// harris_response
module harris_response (
    input  wire         clk,
    input  wire         rst_n,
    input  wire [349:0] in_window_value_xx,
    input  wire [374:0] in_window_value_xy,
    input  wire [349:0] in_window_value_yy,
    input  wire         in_window_valid,
    input  wire [15:0]  in_window_addr,
    input  wire         ready_for_new_event,
    output wire [45:0]  out_event_value,
    output wire         out_event_valid,
    output wire [15:0]  out_event_addr,
    output wire         window_req
    );
Size in the first run: about 420 flip-flops, ~1200 I/O pins, roughly 110000 sq um of cells after synthesis.
make LEC_CHECK=0 CAP_MARGIN=20 CORE_MARGIN=2 CORE_UTILIZATION=40 PLACE_DENSITY=0.6 SLEW_MARGIN=20 finish   # period 12.6 ns
run.sh (not shown) runs the stock make flow with config.mk's settings and CLKGATE_MAP_FILE=.
The starting point completed without violations.
Change:
Settings changed: CORE_MARGIN 2 to 6, CORE_UTILIZATION 40 to 30, PLACE_DENSITY 0.6 to 0.7, SETUP_SLACK_MARGIN from default to -0.84, TNS_END_PERCENT from default to 45.
Clock period 12.6 ns to 9.05 ns, I/O delays scaled along.
This time the run finished but fails on negative setup slack. Worst setup slack got worse by 3.1 ns. Sequential share of layout area goes down by 0.40 points. Wire length goes up by 8.5%. Final cell count goes up by 10%.
Change:
Settings changed: CORE_MARGIN 6 to 2, CORE_UTILIZATION 30 to 40, PLACE_DENSITY 0.7 to 0.6, SETUP_SLACK_MARGIN -0.84 to default, TNS_END_PERCENT 45 to default.
Clock period 9.05 ns to 7.42 ns, I/O delays scaled along.
The new run completed and failed the layout checks on negative setup slack.
Worst setup slack loses 1.4 ns.
Final area went up by 0.63%.
Routed wire length went down by 3.8%.
Core utilization rose by 13 points.
Clock skew rises by 0.011 ns.
Sequential share of layout area barely changes.
Hold slack degrades by 0.0036 ns.
Global-route usage goes up by 7.1 points.
Change:
Settings changed: ABC_AREA from default to 1, CAP_MARGIN 20 to 0, CORE_ASPECT_RATIO from default to 1.07, CORE_MARGIN 2 to 7, CORE_UTILIZATION 40 to 26, CTS_CLUSTER_DIAMETER from default to 32, CTS_CLUSTER_SIZE from default to 79, GPL_ROUTABILITY_DRIVEN from default to 0, MAX_ROUTING_LAYER from default to met5, PLACE_DENSITY 0.6 to default, SETUP_SLACK_MARGIN from default to -0.46.
Clock period 7.42 ns to 20.0 ns, I/O delays scaled along.
Effect:
- With this change the flow ran to the end with no violations
- routed wire length climbs by 9.7%
- cell count increases by 15%
- count of clock-buffer cells in the layout grows by 104
- clock skew increases by 0.018 ns
Change:
Settings changed: ABC_AREA 1 to default, CAP_MARGIN 0 to 20, CORE_ASPECT_RATIO 1.07 to default, CORE_MARGIN 7 to 2, CORE_UTILIZATION 26 to 71, CTS_CLUSTER_DIAMETER 32 to 367, CTS_CLUSTER_SIZE 79 to 37, GPL_ROUTABILITY_DRIVEN 0 to default, MAX_ROUTING_LAYER met5 to default, SETUP_SLACK_MARGIN -0.46 to 2.49, TNS_END_PERCENT from default to 70.
Clock period 20.0 ns to 9.5 ns, I/O delays scaled along.
Outcome: The changed run died in 5_1_grt on ODB-0269; area after synthesis fell by 0.65%; synthesized cell count decreases by about 10%; die size fell by 64%.

========
The RTL this note starts from:
==> flow/design.v <==
`timescale 1ns / 1ps
module gauss1d #(
    parameter DATA_WIDTH = 14
)(
    input wire clk,
    input wire rst_n,
    input wire in_window_valid,
    input wire [DATA_WIDTH*5-1:0] in_window_value,
    output reg [4+DATA_WIDTH-1:0] out_event_value,
    output reg out_event_valid
    );
always @(posedge clk or negedge rst_n) begin
    if(~rst_n) begin
        out_event_value <= 0;
        out_event_valid <= 0;
    end
    else begin
        if(in_window_valid == 1) begin
            out_event_value <= in_window_value[DATA_WIDTH*0+DATA_WIDTH-1:DATA_WIDTH*0] + 4*in_window_value[DATA_WIDTH*1+DATA_WIDTH-1:DATA_WIDTH*1] + 6*in_window_value[DATA_WIDTH*2+DATA_WIDTH-1:DATA_WIDTH*2] + 4*in_window_value[DATA_WIDTH*3+DATA_WIDTH-1:DATA_WIDTH*3] + in_window_value[DATA_WIDTH*4+DATA_WIDTH-1:DATA_WIDTH*4];
            out_event_valid <= 1;
        end
        else begin
            out_event_value <= 0;
            out_event_valid <= 0;
        end
    end
end
endmodule
`timescale 1ns / 1ps
module gauss5 #(
    parameter DATA_WIDTH = 14
)(
    input wire clk,
    input wire rst_n,
    input wire [DATA_WIDTH*5*5-1:0] in_window_value,
    input wire in_window_valid,
    input wire [15:0] in_window_addr,
    input wire ready_for_new_event,      
    output reg [8+DATA_WIDTH-1:0] out_event_value,
    output reg out_event_valid,
    output reg [15:0] out_event_addr,
    output wire window_req               
    );
assign window_req = ready_for_new_event;
wire out_event_valid_0;
wire [DATA_WIDTH+4-1:0] out_event_value_0;
gauss1d #(
    .DATA_WIDTH(DATA_WIDTH)
) gauss1d_inst_0 (
    .clk(clk),
    .rst_n(rst_n),
    .in_window_valid(in_window_valid),
    .in_window_value(in_window_value[DATA_WIDTH*5*1-1:DATA_WIDTH*5*0]),
    .out_event_value(out_event_value_0),
    .out_event_valid(out_event_valid_0)
    );
wire out_event_valid_1;
wire [DATA_WIDTH+4-1:0] out_event_value_1;
gauss1d #(
    .DATA_WIDTH(DATA_WIDTH)
) gauss1d_inst_1 (
    .clk(clk),
    .rst_n(rst_n),
    .in_window_valid(in_window_valid),
    .in_window_value(in_window_value[DATA_WIDTH*5*2-1:DATA_WIDTH*5*1]),
    .out_event_value(out_event_value_1),
    .out_event_valid(out_event_valid_1)
    );
wire out_event_valid_2;
wire [DATA_WIDTH+4-1:0] out_event_value_2;
gauss1d #(
    .DATA_WIDTH(DATA_WIDTH)
) gauss1d_inst_2 (
    .clk(clk),
    .rst_n(rst_n),
    .in_window_valid(in_window_valid),
    .in_window_value(in_window_value[DATA_WIDTH*5*3-1:DATA_WIDTH*5*2]),
    .out_event_value(out_event_value_2),
    .out_event_valid(out_event_valid_2)
    );
wire out_event_valid_3;
wire [DATA_WIDTH+4-1:0] out_event_value_3;
gauss1d #(
    .DATA_WIDTH(DATA_WIDTH)
) gauss1d_inst_3 (
    .clk(clk),
    .rst_n(rst_n),
    .in_window_valid(in_window_valid),
    .in_window_value(in_window_value[DATA_WIDTH*5*4-1:DATA_WIDTH*5*3]),
    .out_event_value(out_event_value_3),
    .out_event_valid(out_event_valid_3)
    );
wire out_event_valid_4;
wire [DATA_WIDTH+4-1:0] out_event_value_4;
gauss1d #(
    .DATA_WIDTH(DATA_WIDTH)
) gauss1d_inst_4 (
    .clk(clk),
    .rst_n(rst_n),
    .in_window_valid(in_window_valid),
    .in_window_value(in_window_value[DATA_WIDTH*5*5-1:DATA_WIDTH*5*4]),
    .out_event_value(out_event_value_4),
    .out_event_valid(out_event_valid_4)
    );
always @(posedge clk or negedge rst_n) begin
    if(~rst_n) begin
        out_event_value <= 0;
        out_event_valid <= 0;
        out_event_addr <= 0;
    end
    else begin
        if(out_event_valid_0 == 1 && out_event_valid_1 == 1 && out_event_valid_2 == 1 && out_event_valid_3 == 1 && out_event_valid_4 == 1) begin
            out_event_value <= out_event_value_0 + 4*out_event_value_1 + 6*out_event_value_2 + 4*out_event_value_3 + out_event_value_4;
            out_event_valid <= 1;
            out_event_addr <= in_window_addr;
        end
        else begin
            out_event_value <= 0;
            out_event_valid <= 0;
            out_event_addr <= 0;
        end
    end
end
endmodule
`timescale 1ns / 1ps
module harrisres #(
    parameter DATA_WIDTH = 23
)(
    input wire clk,
    input wire rst_n,
    input wire [DATA_WIDTH-2:0] in_event_value_xx,
    input wire [DATA_WIDTH-1:0] in_event_value_xy,
    input wire [DATA_WIDTH-2:0] in_event_value_yy,
    input wire in_event_valid_xx,
    input wire in_event_valid_xy,
    input wire in_event_valid_yy,
    input wire [15:0] in_event_addr_xx,
    input wire [15:0] in_event_addr_xy,
    input wire [15:0] in_event_addr_yy,
    input wire ready_for_new_event,      
    output reg [DATA_WIDTH+22:0] out_event_value,
    output reg out_event_valid,
    output reg [15:0] out_event_addr,
    output wire event_req                
    );
assign event_req = ready_for_new_event;
always @(posedge clk or negedge rst_n) begin
    if(~rst_n) begin
        out_event_value <= 0;
        out_event_valid <= 0;
        out_event_addr <= 0;
    end
    else begin
        if(in_event_valid_xx == 1 && in_event_valid_xy == 1 && in_event_valid_yy == 1 && in_event_addr_xx == in_event_addr_xy && in_event_addr_xx == in_event_addr_yy) begin
            out_event_value <= 25 * in_event_value_xx * in_event_value_yy - 25 * in_event_value_xy * in_event_value_xy - (in_event_value_xx + in_event_value_yy) * (in_event_value_xx + in_event_value_yy);
            out_event_valid <= 1;
            out_event_addr <= in_event_addr_xx;
        end
        else begin
            out_event_value <= 0;
            out_event_valid <= 0;
            out_event_addr <= 0;
        end
    end
end
endmodule
`timescale 1ns / 1ps
module harris_response (
    input  wire         clk,
    input  wire         rst_n,
    input  wire [349:0] in_window_value_xx,
    input  wire [374:0] in_window_value_xy,
    input  wire [349:0] in_window_value_yy,
    input  wire         in_window_valid,
    input  wire [15:0]  in_window_addr,
    input  wire         ready_for_new_event,
    output wire [45:0]  out_event_value,
    output wire         out_event_valid,
    output wire [15:0]  out_event_addr,
    output wire         window_req
    );
wire [15:0] addr_xx, addr_xy, addr_yy;
wire [21:0] value_xx, value_yy;
wire [22:0] value_xy;
wire valid_xx, valid_xy, valid_yy;
wire req_xx, req_xy, req_yy;
wire event_req;
assign window_req = req_xx & req_xy & req_yy;
gauss5 #(.DATA_WIDTH(14)) gauss5_inst_xx (
    .clk(clk), .rst_n(rst_n),
    .in_window_value(in_window_value_xx), .in_window_valid(in_window_valid),
    .in_window_addr(in_window_addr), .ready_for_new_event(event_req),
    .out_event_valid(valid_xx), .out_event_addr(addr_xx),
    .out_event_value(value_xx), .window_req(req_xx));
gauss5 #(.DATA_WIDTH(15)) gauss5_inst_xy (
    .clk(clk), .rst_n(rst_n),
    .in_window_value(in_window_value_xy), .in_window_valid(in_window_valid),
    .in_window_addr(in_window_addr), .ready_for_new_event(event_req),
    .out_event_valid(valid_xy), .out_event_addr(addr_xy),
    .out_event_value(value_xy), .window_req(req_xy));
gauss5 #(.DATA_WIDTH(14)) gauss5_inst_yy (
    .clk(clk), .rst_n(rst_n),
    .in_window_value(in_window_value_yy), .in_window_valid(in_window_valid),
    .in_window_addr(in_window_addr), .ready_for_new_event(event_req),
    .out_event_valid(valid_yy), .out_event_addr(addr_yy),
    .out_event_value(value_yy), .window_req(req_yy));
harrisres #(.DATA_WIDTH(23)) harrisres_inst (
    .clk(clk), .rst_n(rst_n),
    .in_event_value_xx(value_xx), .in_event_value_yy(value_yy),
    .in_event_value_xy(value_xy),
    .in_event_valid_xx(valid_xx), .in_event_valid_yy(valid_yy),
    .in_event_valid_xy(valid_xy),
    .in_event_addr_xx(addr_xx), .in_event_addr_yy(addr_yy),
    .in_event_addr_xy(addr_xy),
    .ready_for_new_event(ready_for_new_event),
    .out_event_valid(out_event_valid), .out_event_addr(out_event_addr),
    .out_event_value(out_event_value), .event_req(event_req));
endmodule
clock: 8.7 ns
lec_check: 0
cap_margin: 20
core_margin: 2
core_utilization: 54
setup_slack_margin: -0.85
slew_margin: 20
The starting point finished with negative setup slack left.
Next try:
CELL_PAD_IN_SITES_DETAIL_PLACEMENT = 1   (was unset)
CORE_MARGIN = 10   (was 2)
CORE_UTILIZATION = 40   (was 54)
PLACE_DENSITY_LB_ADDON = 0.11   (was unset)
SETUP_SLACK_MARGIN = unset   (was -0.85)
clock period = 13.0 ns   (was 8.7 ns; I/O delays follow)
Effect: The new run went through all stages and came out clean. Setup slack improved by 3.3 ns. Clock skew shrinks by 0.0060 ns. Design area drops by 4.2%. Count of clock-buffer cells in the layout rose by 5.
Next try:
CELL_PAD_IN_SITES_DETAIL_PLACEMENT = unset   (was 1)
CORE_MARGIN = 2   (was 10)
CORE_UTILIZATION = 58   (was 40)
PLACE_DENSITY_LB_ADDON = unset   (was 0.11)
clock period = 8.7 ns   (was 13.0 ns; I/O delays follow)
Outcome: Now the flow finished with negative setup slack left. Design area grows by 5.0%. Clock skew grows by 0.011 ns. Die size shrinks by about 35%. Sequential cell count does not change.
